==> flow/design.v (excerpt) <==
module boom_pro(sw7,start,clk,led,seg,sw_input,row,seg_cat,btn6,buzzer,green,red);
clock: 6.17 ns
lec_check: 0
abc_area: 1
cap_margin: 20
cell_pad_in_sites_global_placement: 0
core_aspect_ratio: 0.5
core_margin: 2
core_utilization: 72
cts_cluster_size: 14
gpl_timing_driven: 1
max_routing_layer: met5
min_routing_layer: met1
place_density_lb_addon: 0.2
slew_margin: 40
tns_end_percent: 100
run.sh (not shown) runs the stock make flow with config.mk's settings and CLKGATE_MAP_FILE=.
The baseline ran to the end with violations: setup timing.
Next try:
--- a/flow/config.mk
+++ b/flow/config.mk
@@ -9,12 +9,12 @@
 export CAP_MARGIN = 20
 export CELL_PAD_IN_SITES_GLOBAL_PLACEMENT = 0
-export CORE_ASPECT_RATIO = 0.5
+export CORE_ASPECT_RATIO = 1.48
 export CORE_MARGIN = 2
 export CORE_UTILIZATION = 72
-export CTS_CLUSTER_SIZE = 14
+export CTS_CLUSTER_SIZE = 13
 export GPL_TIMING_DRIVEN = 1
 export MAX_ROUTING_LAYER = met5
 export MIN_ROUTING_LAYER = met1
-export PLACE_DENSITY_LB_ADDON = 0.2
+export PLACE_DENSITY_LB_ADDON = 0.25
 export SLEW_MARGIN = 40
 export TNS_END_PERCENT = 100
==> flow/constraint.sdc (replaced) <==
create_clock -name core_clock -period 6.85 [get_ports {clk}]
set_input_delay 1.3700 -clock core_clock [delete_from_list [all_inputs] [get_ports {clk}]]
set_output_delay 1.3700 -clock core_clock [all_outputs]
set_load 0.01 [all_outputs]
The new run completed and failed the layout checks on setup timing.
Register-to-register slack loses 330 ps.
Synthesized cell count is unchanged.

* * *

boom_pro again, from the RTL that the note above started with.
// boom_pro
module boom_pro(sw7,start,clk,led,seg,sw_input,row,seg_cat,btn6,buzzer,green,red);
export LEC_CHECK = 0
export ABC_AREA = 1
export CAP_MARGIN = 20
export CELL_PAD_IN_SITES_GLOBAL_PLACEMENT = 0
export CORE_ASPECT_RATIO = 0.89
export CORE_MARGIN = 2
export CORE_UTILIZATION = 72
export CTS_CLUSTER_DIAMETER = 28
export CTS_CLUSTER_SIZE = 14
export GPL_TIMING_DRIVEN = 1
export MAX_ROUTING_LAYER = met5
export MIN_ROUTING_LAYER = met1
export PLACE_DENSITY_LB_ADDON = 0.2
export SETUP_SLACK_MARGIN = 1.57
export SLEW_MARGIN = 0
export TNS_END_PERCENT = 100
create_clock -name core_clock -period 6.52 [get_ports {clk}]
The baseline never finished: it broke off in global routing (5_1_grt), error GRT-0116.
Change:
Settings changed: ABC_AREA 1 to unset, CELL_PAD_IN_SITES_GLOBAL_PLACEMENT 0 to unset, CORE_ASPECT_RATIO 0.89 to unset, CTS_CLUSTER_DIAMETER 28 to unset, CTS_CLUSTER_SIZE 14 to 41, GPL_TIMING_DRIVEN 1 to unset, MAX_ROUTING_LAYER met5 to unset, MIN_ROUTING_LAYER met1 to unset, PLACE_DENSITY_LB_ADDON 0.2 to unset, SETUP_SLACK_MARGIN 1.57 to 1.2, SLEW_MARGIN 0 to 20, TNS_END_PERCENT 100 to unset.
Clock period 6.52 ns to 9.32 ns, I/O delays scaled along.
=> The new run completed with no timing, DRC or antenna violations. Die size drops by 3.5%. Area after synthesis drops by 3.5%. Synthesized cell count drops by 18%.
Change:
Settings changed: CORE_UTILIZATION 72 to 45, CTS_CLUSTER_SIZE 41 to unset, SETUP_SLACK_MARGIN 1.2 to unset.
Clock period 9.32 ns to 9.91 ns, I/O delays scaled along.
=> Area after synthesis does not change. Register-to-register slack degrades by 0.26 ns. Clock skew drops by 0.017 ns. First-iteration DRC count came out lower by 38%.

* * *

wip/nickel:
boom_pro again, from the RTL that the note above started with.
clock: 5.95 ns
lec_check: 0
abc_area: 0
cap_margin: 10
cell_pad_in_sites_detail_placement: 2
cell_pad_in_sites_global_placement: 3
core_aspect_ratio: 1.48
core_margin: 2
core_utilization: 59
cts_cluster_diameter: 55
cts_cluster_size: 20
gpl_timing_driven: 1
hold_slack_margin: 0.19
max_routing_layer: met4
min_routing_layer: met2
setup_slack_margin: -0.55
slew_margin: 30
tns_end_percent: 100
wip/nickel did not finish; a tool error ended it in 3_1_place_gp_skip_io.
Relative to wip/nickel, the following input files were edited for wip/cedar:
- removing CTS_CLUSTER_SIZE (formerly 20)
- removing CELL_PAD_IN_SITES_GLOBAL_PLACEMENT (formerly 3)
- removing MIN_ROUTING_LAYER (formerly met2)
- removing CORE_ASPECT_RATIO (formerly 1.48)
- changing SLEW_MARGIN from 30 to 20
- removing SETUP_SLACK_MARGIN (formerly -0.55)
- removing TNS_END_PERCENT (formerly 100)
- removing GPL_TIMING_DRIVEN (formerly 1)
- removing MAX_ROUTING_LAYER (formerly met4)
- removing CTS_CLUSTER_DIAMETER (formerly 55)
- removing HOLD_SLACK_MARGIN (formerly 0.19)
- removing CELL_PAD_IN_SITES_DETAIL_PLACEMENT (formerly 2)
- changing CORE_UTILIZATION from 59 to 9
- removing ABC_AREA (formerly 0)
- changing CAP_MARGIN from 10 to 20
- changing the clock period (ns, I/O delays scaled along) from 5.95 to 23.5
### Flow results
Summary of wip/nickel and wip/cedar: one run falls short of a clean finish, namely wip/nickel. wip/nickel has a lower core footprint than wip/cedar. From wip/cedar to wip/nickel, simple-gate portion of the synthesized area did not move at all. [compare] base=wip/nickel new=wip/cedar: proportion of synthesized flip-flops having asynchronous set or reset ~0 delta; mean post-synth cell area ~0 delta; site row count +102; die boundary height +about 110%. Die span in x for wip/cedar: 210% up relative to wip/nickel. Compared with wip/nickel, wip/cedar shows core utilization before placement lower by 50 points. Sort wip/nickel and wip/cedar by die size, descending, and wip/cedar comes first. Area after synthesis came out exactly the same in wip/nickel and wip/cedar. Number of standard cells after synthesis: wip/cedar vs wip/nickel identical.
#### Input delta (wip/quartz over wip/cedar)
- ABC_AREA now 1, previously not set
- CTS_CLUSTER_SIZE now 13, previously not set
- SETUP_SLACK_MARGIN now -0.08, previously not set
- HOLD_SLACK_MARGIN now -0.1, previously not set
- CORE_UTILIZATION now 72, was 9
- PLACE_DENSITY_LB_ADDON now 0.2, previously not set
- the clock period (ns, I/O delays scaled along) now 6.65, was 23.5
## What came out
- In wip/quartz the implementation ran to completion but is not tape-out ready, as the final checks report negative setup slack.
- wip/cedar | status: complete | timing, DRC, antenna: pass
- Buffer share of cell area was lower in the run labelled wip/cedar.
- wip/quartz reports its timing endpoint of the critical path as music1.one_cnt[4] while wip/cedar reports music1.one_cnt[3].
- Relative to wip/cedar, clock network area share increased by 0.55 points in wip/quartz.
- wip/cedar → wip/quartz: cell area after layout decreased by 230 sq um relative to the old numbers, maximum operating frequency shows an increase of 23%.

* * *

== run 1 ==
boom_pro again, from the RTL that the note above started with.
clock: 7.94 ns
lec_check: 0
abc_area: 0
cap_margin: 20
cell_pad_in_sites_global_placement: 0
core_aspect_ratio: 1.48
core_margin: 2
core_utilization: 58
cts_cluster_diameter: 51
gpl_timing_driven: 1
max_routing_layer: met5
min_routing_layer: met1
place_density_lb_addon: 0.14
setup_slack_margin: 0.44
slew_margin: 20
tns_end_percent: 100
Run 1 ran in full, but the layout does not pass; the checks complain about negative setup slack.
Changes in run 2 relative to run 1:
Settings: MIN_ROUTING_LAYER no longer set, was met1; TNS_END_PERCENT no longer set, was 100; GPL_TIMING_DRIVEN no longer set, was 1; CTS_CLUSTER_DIAMETER no longer set, was 51; CELL_PAD_IN_SITES_GLOBAL_PLACEMENT no longer set, was 0; CORE_ASPECT_RATIO no longer set, was 1.48; SETUP_SLACK_MARGIN now 0.1, was 0.44; MAX_ROUTING_LAYER no longer set, was met5; PLACE_DENSITY_LB_ADDON no longer set, was 0.14; CORE_UTILIZATION now 40, was 58; ABC_AREA no longer set, was 0; the clock period (ns, I/O delays scaled along) now 9.91, was 7.94.
Notes after the runs:
- Run 2 completed end to end with timing, DRC and antenna clean.
- Run 2 ended with less slew at the pin closest to its max-slew limit than run 1.
- Taking run 1 over run 2, the standard cell core area ratio works out to 0.69.
- [compare] base=run 1 new=run 2: area enclosed by the die boundary increased about 44%.
## Diff of input files: run 3 against run 2
Settings: a change of SETUP_SLACK_MARGIN from 0.1 to 1.0; an added CTS_CLUSTER_SIZE of 41; a change of CORE_UTILIZATION from 40 to 72; an added PLACE_DENSITY of 0.65; a change of the clock period (ns, I/O delays scaled along) from 9.91 to 9.32.
Every run in the comparison, run 3 and run 2, completed the flow with a clean layout. From run 2 to run 3 the numbers moved as follows: cell count of the worst reg-to-reg path climbed 2; sequential share of cell area went down. Multi-input logic portion of the cell area, run 3 and run 2, lower one = run 2. Changes observed in run 3 relative to run 2: wire length moved up, worst hold slack moved up.
Here is what was changed in the inputs of run 4 compared with run 3.
Settings: an added HOLD_SLACK_MARGIN of -0.1; a change of SETUP_SLACK_MARGIN from 1.0 to -0.08; a deleted CTS_CLUSTER_SIZE that had been 41; a deleted PLACE_DENSITY that had been 0.65; a change of the clock period (ns, I/O delays scaled along) from 9.32 to 6.65.
Findings:
Summary of the comparison: design area is higher in run 4, relative to run 3. Run 3 and run 4: one clean run, run 3; the rest did not finish clean. Run 4 had finished all stages when the layout checks came back failing, citing negative setup slack. Non-clock buffer count in run 4 vs run 3: up 100%. Compared run 4 vs run 3, and final critical delay including setup and external delays is down in run 4. Share of the yosys chip area belonging to registers: run 3 vs run 4 identical.
Setup changes, run 4 to run 5
Settings: changing CORE_UTILIZATION from 72 to 64; setting ABC_AREA to 1 for the first time; setting CTS_CLUSTER_SIZE to 96 for the first time; removing HOLD_SLACK_MARGIN (formerly -0.1); removing SETUP_SLACK_MARGIN (formerly -0.08); changing the clock period (ns, I/O delays scaled along) from 6.65 to 8.05.
--- outcome ---
Every stage of the flow completed for run 5, and the final layout passed the timing, DRC and antenna checks.
Run comparison: run 4 launching element of the worst setup path music1.cnt0[0]$_SDFFE_PN0P_; run 5 launching element of the worst setup path music1.cnt0[1]$_SDFFE_PN0P_
Run 5 against run 4: met2 layer usage reported by global route fell 12 points, routed length on met2 fell 2900 um, met1 track demand over resource fell 6.8 points.
Compared with run 4, run 5 shows combined global-route utilization of all metal layers lower by 7.1 points.
Run 5 and run 4 ended up with nearly the same clock skew.
On remaining antenna violation count after routing, run 4 tracks run 5 almost exactly.
Summary of run 5 over run 4: chip area rose by 16%, mux cell area share after synthesis fell by 1.2 points.
